==> flow/design.v <==
module slave_apb ( 
                   output reg [ 8-1 : 0 ]   prdata, 			 
                   output reg                         pready, 			 
                   output reg                         pslverr,			 
		   input                	      penable,                   
                   input                	      pwrite, 			 
                   input 	         	      psel,  			 
                   input                              pclk,   			 
                   input                	      presetn, 			 
                   input      [ 8-1 : 0 ]   paddr,  			 
                   input      [ 8-1 : 0 ]   pwdata 			 
                   );
  parameter         IDLE    = 2'd0;              				 
  parameter         SETUP   = 2'd1;
  parameter         ENABLE  = 2'd2;
  reg   [ 2-1 : 0 ]   pre_state;   					 
  reg   [ 2-1 : 0 ]   nxt_state;
  reg   [ 8-1 : 0 ]    mem [ 0 : 200 ]; 		 
  reg   [ 8-1 : 0 ]    prdata_c;
  reg pready_c;
  reg pslverr_c;
  reg mem_we_c;
  always @ ( posedge pclk or negedge presetn )
  	begin 
    	     if ( ! presetn )
      			pre_state <= IDLE;
    	     else 
      			pre_state <= nxt_state;
  	end 
  always @ ( * ) 
  	begin
    		prdata_c   = 8'd0;
    		pslverr_c  = 1'b0;
    		pready_c   = 1'b0;
    		mem_we_c   = 1'b0;
    	 	nxt_state  = IDLE;     
		case ( pre_state )
			IDLE   : begin  
          				if ( psel == 1 ) 
            					nxt_state = SETUP;
	        			else
          				     begin
            					nxt_state = IDLE;
  	        				prdata_c = 8'd0;
          				     end
        			end  
      		      SETUP  : begin  
          				nxt_state  = ENABLE;
        			end  
		     ENABLE : begin  
				    pready_c = psel;
						if ( psel == 1 )   
              						nxt_state    = SETUP;
            					else
              						nxt_state    = IDLE; 
		      		    if(paddr <= 200)
          				begin
            					pslverr_c      = 1'b0;
	         				 if(!pwrite)      
              						prdata_c     = mem [ paddr ];
            					else 
	            					mem_we_c     = psel;
          			        end  
				else
				        pslverr_c     = psel;
        		     end  
                  default : nxt_state = IDLE;
    endcase
  end  
  always @ ( posedge pclk )
  	if ( mem_we_c )
  		mem [ paddr ] <= pwdata;
  always @ ( posedge pclk or negedge presetn)
 	 begin
    		if ( ! presetn)
    			begin
      				prdata    <= 8'b0;
      				pready    <= 1'b0;
      				pslverr   <= 1'b0;
    			end  
    	     else
    		begin
      			pready  <= pready_c;
      		   if ( ( pre_state == ENABLE ) )
      			begin
        			prdata  <= prdata_c;
        			pslverr <= pslverr_c;
      			end
    		end
  	end
endmodule
clock: 3.11 ns
lec_check: 0
cap_margin: 20
core_margin: 2
core_utilization: 45
place_density: 0.6
slew_margin: 20
run.sh (not shown) runs the stock make flow with config.mk's settings and CLKGATE_MAP_FILE=.
==> next run, changes <==
CORE_UTILIZATION = 37   (was 45)
clock period = 5.46 ns   (was 3.11 ns; I/O delays follow)
After rerunning:
- The new run went through all stages and came out clean
- clock-buffer cell count climbs by 7
- via count falls by about 5%
- cell count is higher by about 1.2%
- cell area goes down by about 2.8%
- die size went up by about 21%
- wire length shrinks by 1.9%
==> next run, changes <==
CORE_UTILIZATION = 72   (was 37)
CTS_CLUSTER_SIZE = 15   (was unset)
PLACE_DENSITY = unset   (was 0.6)
SETUP_SLACK_MARGIN = 0.78   (was unset)
clock period = 3.03 ns   (was 5.46 ns; I/O delays follow)
=> The changed run completed with no timing, DRC or antenna violations. Sequential power increases by 80%. Register-to-register slack gets worse by 1.3 ns. Area after synthesis stays the same. Non-clock buffer count rises by 61. Worst setup slack degrades by 1.1 ns. Clock skew is lower by 0.021 ns. Hold slack got worse by 0.10 ns. Via count climbs by 9.2%. Cell area grows by 2.0%. Clock-buffer cell count rises by 5.
==> next run, changes <==
ABC_AREA = 1   (was unset)
CORE_ASPECT_RATIO = 1.43   (was unset)
CTS_CLUSTER_DIAMETER = 326   (was unset)
CTS_CLUSTER_SIZE = 10   (was 15)
PLACE_DENSITY = 0.35   (was unset)
SETUP_SLACK_MARGIN = 0.91   (was 0.78)
SLEW_MARGIN = 40   (was 20)
=> The new run produced a clean layout; synthesized cell count came out higher by 100%; sequential share of layout area fell by 3.4 points; cell area came out higher by 5.4%; hold slack gets worse by 0.16 ns; final cell count came out higher by 69%; count of clock-buffer cells in the layout grows by 2; synthesized area went up by 5.6%.

* * *

Starts from the design.v that is shown in full above.
==> flow/config.mk <==
export PLATFORM = sky130hd
export DESIGN_NAME = slave_apb
export DESIGN_NICKNAME = slave_apb
export VERILOG_FILES = /design/flow/design.v
export SDC_FILE = /design/flow/constraint.sdc
export NUM_CORES = 4
export LEC_CHECK = 0
export CAP_MARGIN = 35
export CELL_PAD_IN_SITES_DETAIL_PLACEMENT = 2
export CORE_MARGIN = 4
export CORE_UTILIZATION = 40
export CTS_CLUSTER_SIZE = 77
export GPL_ROUTABILITY_DRIVEN = 0
export GPL_TIMING_DRIVEN = 0
export MAX_ROUTING_LAYER = met4
export MIN_ROUTING_LAYER = met2
export PLACE_DENSITY_LB_ADDON = 0.01
export SETUP_SLACK_MARGIN = -0.17
export SLEW_MARGIN = 20
export TNS_END_PERCENT = 10
==> flow/constraint.sdc <==
create_clock -name core_clock -period 3.65 [get_ports {pclk}]
set_input_delay 0.7300 -clock core_clock [delete_from_list [all_inputs] [get_ports {pclk}]]
set_output_delay 0.7300 -clock core_clock [all_outputs]
set_load 0.01 [all_outputs]
The first run completed and failed the layout checks on setup timing.
Edit:
Settings changed: CAP_MARGIN 35 to 20, CELL_PAD_IN_SITES_DETAIL_PLACEMENT 2 to default, CORE_MARGIN 4 to 2, CORE_UTILIZATION 40 to 72, CTS_CLUSTER_DIAMETER from default to 41, CTS_CLUSTER_SIZE 77 to 15, GPL_ROUTABILITY_DRIVEN 0 to default, GPL_TIMING_DRIVEN 0 to default, MAX_ROUTING_LAYER met4 to default, MIN_ROUTING_LAYER met2 to default, PLACE_DENSITY from default to 0.38, PLACE_DENSITY_LB_ADDON 0.01 to default, SETUP_SLACK_MARGIN -0.17 to 0.88, TNS_END_PERCENT 10 to default.
Clock period 3.65 ns to 3.03 ns, I/O delays scaled along.
After rerunning: Now the flow finished with timing, DRC and antenna clean; cell area increases by 0.86%; non-clock buffer count increases by 31; worst setup slack gets better by 1.2 ns; clock skew increases by 0.0073 ns; via count decreases by 22%.
Edit:
Settings changed: CAP_MARGIN 20 to 0, CTS_CLUSTER_DIAMETER 41 to 312, CTS_CLUSTER_SIZE 15 to 13, HOLD_SLACK_MARGIN from default to 0.3, PLACE_DENSITY 0.38 to default, PLACE_DENSITY_LB_ADDON from default to 0.13, SETUP_SLACK_MARGIN 0.88 to 0.87.
The new run produced a clean layout.
Routed wire length came out higher by 0.85%.
Global-route usage fell by 0.64 points.
Design area drops by about 1.5%.
Total power goes down by 6.4%.
Fmax rises by 2.1%.
Edit:
Settings changed: ABC_AREA from default to 1, CORE_ASPECT_RATIO from default to 1.43, CTS_CLUSTER_DIAMETER 312 to 326, CTS_CLUSTER_SIZE 13 to 10, HOLD_SLACK_MARGIN 0.3 to default, PLACE_DENSITY from default to 0.35, PLACE_DENSITY_LB_ADDON 0.13 to default, SETUP_SLACK_MARGIN 0.87 to 0.91, SLEW_MARGIN 20 to 40.
Outcome: Count of clock-buffer cells in the layout is higher by 50; clock power came out higher by 14%; register-to-register slack improves by 0.16 ns.
Edit:
Settings changed: ABC_AREA 1 to default, CAP_MARGIN 0 to 20, CORE_ASPECT_RATIO 1.43 to default, CTS_CLUSTER_DIAMETER 326 to default, CTS_CLUSTER_SIZE 10 to 13, PLACE_DENSITY 0.35 to default, PLACE_DENSITY_LB_ADDON from default to 0.02, SETUP_SLACK_MARGIN 0.91 to 0.87, SLEW_MARGIN 40 to 20.
Effect: Worst setup slack loses 0.30 ns. Design area came out lower by about 4.6%. Via count fell by about 27%. Synthesized cell count is lower by 51%. Synthesized area falls by 5.3%. Core utilization increases by 0.88 points. Power goes down by 2.0%. Global-route usage drops by 0.12 points. Non-clock buffer count drops by 70. Sequential power is about the same.
Edit:
Settings changed: ABC_AREA from default to 1, CORE_ASPECT_RATIO from default to 1.43, CTS_CLUSTER_DIAMETER from default to 326, CTS_CLUSTER_SIZE 13 to 10, PLACE_DENSITY from default to 0.6, PLACE_DENSITY_LB_ADDON 0.02 to default, SETUP_SLACK_MARGIN 0.87 to 0.91, SLEW_MARGIN 20 to 40.
What happened:
- sequential share of layout area came out lower by 3.0 points
- first-iteration DRC count grows by 27%
- sequential power barely changes

* * *

RTL: the design.v shown in full above, as it stands there.
clock: 10.0 ns
lec_check: 0
cap_margin: 20
cell_pad_in_sites_detail_placement: 0
core_margin: 9
core_utilization: 49
cts_cluster_diameter: 185
cts_cluster_size: 29
gpl_timing_driven: 0
hold_slack_margin: 0.12
max_routing_layer: met4
place_density: 0.6
slew_margin: 15
Rerun with:
Settings changed: CELL_PAD_IN_SITES_DETAIL_PLACEMENT 0 to not set, CORE_MARGIN 9 to 2, CORE_UTILIZATION 49 to 72, CTS_CLUSTER_DIAMETER 185 to not set, CTS_CLUSTER_SIZE 29 to 14, GPL_TIMING_DRIVEN 0 to not set, HOLD_SLACK_MARGIN 0.12 to not set, MAX_ROUTING_LAYER met4 to not set, SETUP_SLACK_MARGIN set to 0.95, SLEW_MARGIN 15 to 20.
Clock period 10.0 ns to 3.22 ns, I/O delays scaled along.
The new run finished clean.
Cell count shrinks by 6.4%.
Power climbs to 3.8 times its value.
Design area came out higher by 8.3%.
Via count increases by 5.6%.
Die size is lower by 37%.
Sequential share of layout area fell by 5.4 points.
Worst setup slack degrades by 3.2 ns.
Register-to-register slack loses 5.5 ns.
Global-route usage rose by 11 points.
Count of clock-buffer cells in the layout came out higher by 125.
Combinational power went up to 3.2 times its value.

* * *

Setup of indigo:
// slave_apb: RTL as listed in full above, without the edits since
clock: 3.03 ns
lec_check: 0
cap_margin: 20
cell_pad_in_sites_detail_placement: 0
core_margin: 2
core_utilization: 72
cts_cluster_diameter: 213
cts_cluster_size: 15
hold_slack_margin: -0.07
place_density: 0.63
setup_slack_margin: 0.78
slew_margin: 25
tns_end_percent: 40
indigo ran to completion and came out clean on the timing, design-rule and antenna checks.
What garnet does differently from indigo at the input level:
diff --git a/flow/config.mk b/flow/config.mk
--- a/flow/config.mk
+++ b/flow/config.mk
@@ -11 +11 @@
-export CORE_UTILIZATION = 72
+export CORE_UTILIZATION = 68
@@ -13 +12,0 @@
-export CTS_CLUSTER_SIZE = 15
@@ -16 +15 @@
-export SETUP_SLACK_MARGIN = 0.78
+export SETUP_SLACK_MARGIN = 0.38
==> results <==
- Summary: via count, garnet worse than indigo
- As of garnet, total cell area at the placement stage had risen slightly compared to indigo.
- garnet ends up with a portion of total power attributed to sequential cells that is 5.9 points lower than in indigo.
- Looking at maximum level of the CTS H-tree, garnet sits 1 higher than indigo does.
- Total power: garnet and indigo compared, lower one is indigo
- First-iteration detailed-routing DRC count across garnet and indigo: no real change.
- Category of the most critical setup path: in -> reg -> garnet, reg -> reg -> indigo
- On simple-gate portion of the synthesized area, garnet and indigo are neck and neck.
Inputs modified between garnet and umber:
diff --git a/flow/config.mk b/flow/config.mk
--- a/flow/config.mk
+++ b/flow/config.mk
@@ -7,0 +8 @@
+export ABC_AREA = 1
@@ -11 +12 @@
-export CORE_UTILIZATION = 68
+export CORE_UTILIZATION = 72
@@ -13,3 +14,4 @@
-export HOLD_SLACK_MARGIN = -0.07
-export PLACE_DENSITY = 0.63
-export SETUP_SLACK_MARGIN = 0.38
+export CTS_CLUSTER_SIZE = 14
+export HOLD_SLACK_MARGIN = 0.27
+export PLACE_DENSITY_LB_ADDON = 0.12
+export SETUP_SLACK_MARGIN = 0.87
@@ -17 +19 @@
-export TNS_END_PERCENT = 40
+export TNS_END_PERCENT = 85
==> results <==
The final reports for umber and garnet show distinct cell type count after synthesis lower in the former. umber vs. garnet: final clock period utilization by the worst path down 12 points, fraction of area in clock buffers and inverters down 2.1 points. Post-synthesis to final-layout area growth (umber over garnet): decrease, 2.5 points. Worst path arrival time (umber over garnet): decrease, 0.35 ns. met2 wirelength from detailed routing ended up 13% higher on umber than on garnet. Maximum fanout encountered on the critical timing path for umber is higher than for garnet. Taking garnet as the reference point, the flip-flop and latch share of the layout cell area of umber falls by 2.1 points. Diff garnet -> umber: number of nets in the synthesized netlist increased about 100%; chip height flat; proportion of power drawn by combinational gates now sits higher. For garnet, the top layer used by detailed routing was met5, unlike umber, where it was met4.
Modified inputs, ember compared to umber
==> flow/config.mk <==
export PLATFORM = sky130hd
export DESIGN_NAME = slave_apb
export DESIGN_NICKNAME = slave_apb
export VERILOG_FILES = /design/flow/design.v
export SDC_FILE = /design/flow/constraint.sdc
export NUM_CORES = 4
export LEC_CHECK = 0
export CAP_MARGIN = 20
export CORE_MARGIN = 2
export CORE_UTILIZATION = 72
export CTS_CLUSTER_DIAMETER = 41
export CTS_CLUSTER_SIZE = 15
export PLACE_DENSITY = 0.38
export SETUP_SLACK_MARGIN = 0.78
export SLEW_MARGIN = 20
==> comparison <==
- Per the comparison of ember with umber, average size of a mapped cell has increased; core utilization has increased; async set-reset flop share out of synthesis has remained practically unchanged; final critical delay including setup and external delays has increased.
- ember against umber; total power is up by a little under 10%.
- Compared to umber, ember has synthesized net count 51% lower.
diff inputs: ember => raven
diff --git a/flow/config.mk b/flow/config.mk
--- a/flow/config.mk
+++ b/flow/config.mk
@@ -8,0 +9 @@
+export CELL_PAD_IN_SITES_DETAIL_PLACEMENT = 0
@@ -11 +12 @@
-export CTS_CLUSTER_DIAMETER = 41
+export CTS_CLUSTER_DIAMETER = 213
@@ -13 +14,2 @@
-export PLACE_DENSITY = 0.38
+export HOLD_SLACK_MARGIN = 0.29
+export PLACE_DENSITY = 0.69
@@ -15 +17,2 @@
-export SLEW_MARGIN = 20
+export SLEW_MARGIN = 25
+export TNS_END_PERCENT = 60
Notes after the runs:
- Across both runs, clock network contribution to total cell area was lower for raven than for ember.
- Going from ember to raven, net switching power moved down; worst setup slack moved down; combinational group share of total power moved up; register area level.
- met2 track demand over resource in global routing for raven: 0.31 points up relative to ember
diff inputs: raven => yarrow
diff --git a/flow/config.mk b/flow/config.mk
--- a/flow/config.mk
+++ b/flow/config.mk
@@ -11 +11 @@
-export CORE_UTILIZATION = 72
+export CORE_UTILIZATION = 71
@@ -13,4 +13,3 @@
-export CTS_CLUSTER_SIZE = 15
-export HOLD_SLACK_MARGIN = 0.29
-export PLACE_DENSITY = 0.69
-export SETUP_SLACK_MARGIN = 0.78
+export HOLD_SLACK_MARGIN = -0.07
+export PLACE_DENSITY_LB_ADDON = 0.25
+export SETUP_SLACK_MARGIN = 0.38
@@ -18 +17 @@
-export TNS_END_PERCENT = 60
+export TNS_END_PERCENT = 40
### Flow results
raven: all stages complete, timing, DRC and antenna checks passed
yarrow finished every step from synthesis to the final layout, and the layout passed the timing, design-rule and antenna checks.
Higher post-layout period usage of the worst path goes to yarrow over raven.
Diff raven -> yarrow: clock tree buffer count of the final layout up 58; total CTS buffers up 37.
Diff yarrow..raven | inverter tally of the final layout excluding the clock network | unchanged
Between raven and yarrow, total stage count of the critical path is lower for yarrow, raven comes in above that.
Standard cell with the maximum stage delay on the critical path: sky130_fd_sc_hd__mux4_2 -> raven, sky130_fd_sc_hd__o2111a_1 -> yarrow
Power consumption in yarrow is 0.0044 W higher than in raven

* * *

RTL: the design.v shown in full above, as it stands there.
clock: 3.03 ns
lec_check: 0
abc_area: 0
cap_margin: 40
cell_pad_in_sites_detail_placement: 0
core_margin: 2
core_utilization: 72
cts_cluster_diameter: 213
cts_cluster_size: 14
hold_slack_margin: 0.27
place_density_lb_addon: 0.12
setup_slack_margin: 0.87
slew_margin: 25
tns_end_percent: 85
The baseline finished with timing, DRC and antenna clean.
==> next run, changes <==
ABC_AREA = unset   (was 0)
CAP_MARGIN = 0   (was 40)
CTS_CLUSTER_SIZE = 15   (was 14)
HOLD_SLACK_MARGIN = 0.29   (was 0.27)
PLACE_DENSITY = 0.69   (was unset)
PLACE_DENSITY_LB_ADDON = unset   (was 0.12)
SETUP_SLACK_MARGIN = 0.78   (was 0.87)
SLEW_MARGIN = 40   (was 25)
TNS_END_PERCENT = 60   (was 85)
What happened: Clock-buffer cell count decreases by 23. Combinational power came out higher by about 4%. Routed wire length shrinks by 2.6%. Synthesized area does not change. Synthesized cell count stays the same. Register-to-register slack is about the same.
Power and IR drop assume default switching activity.
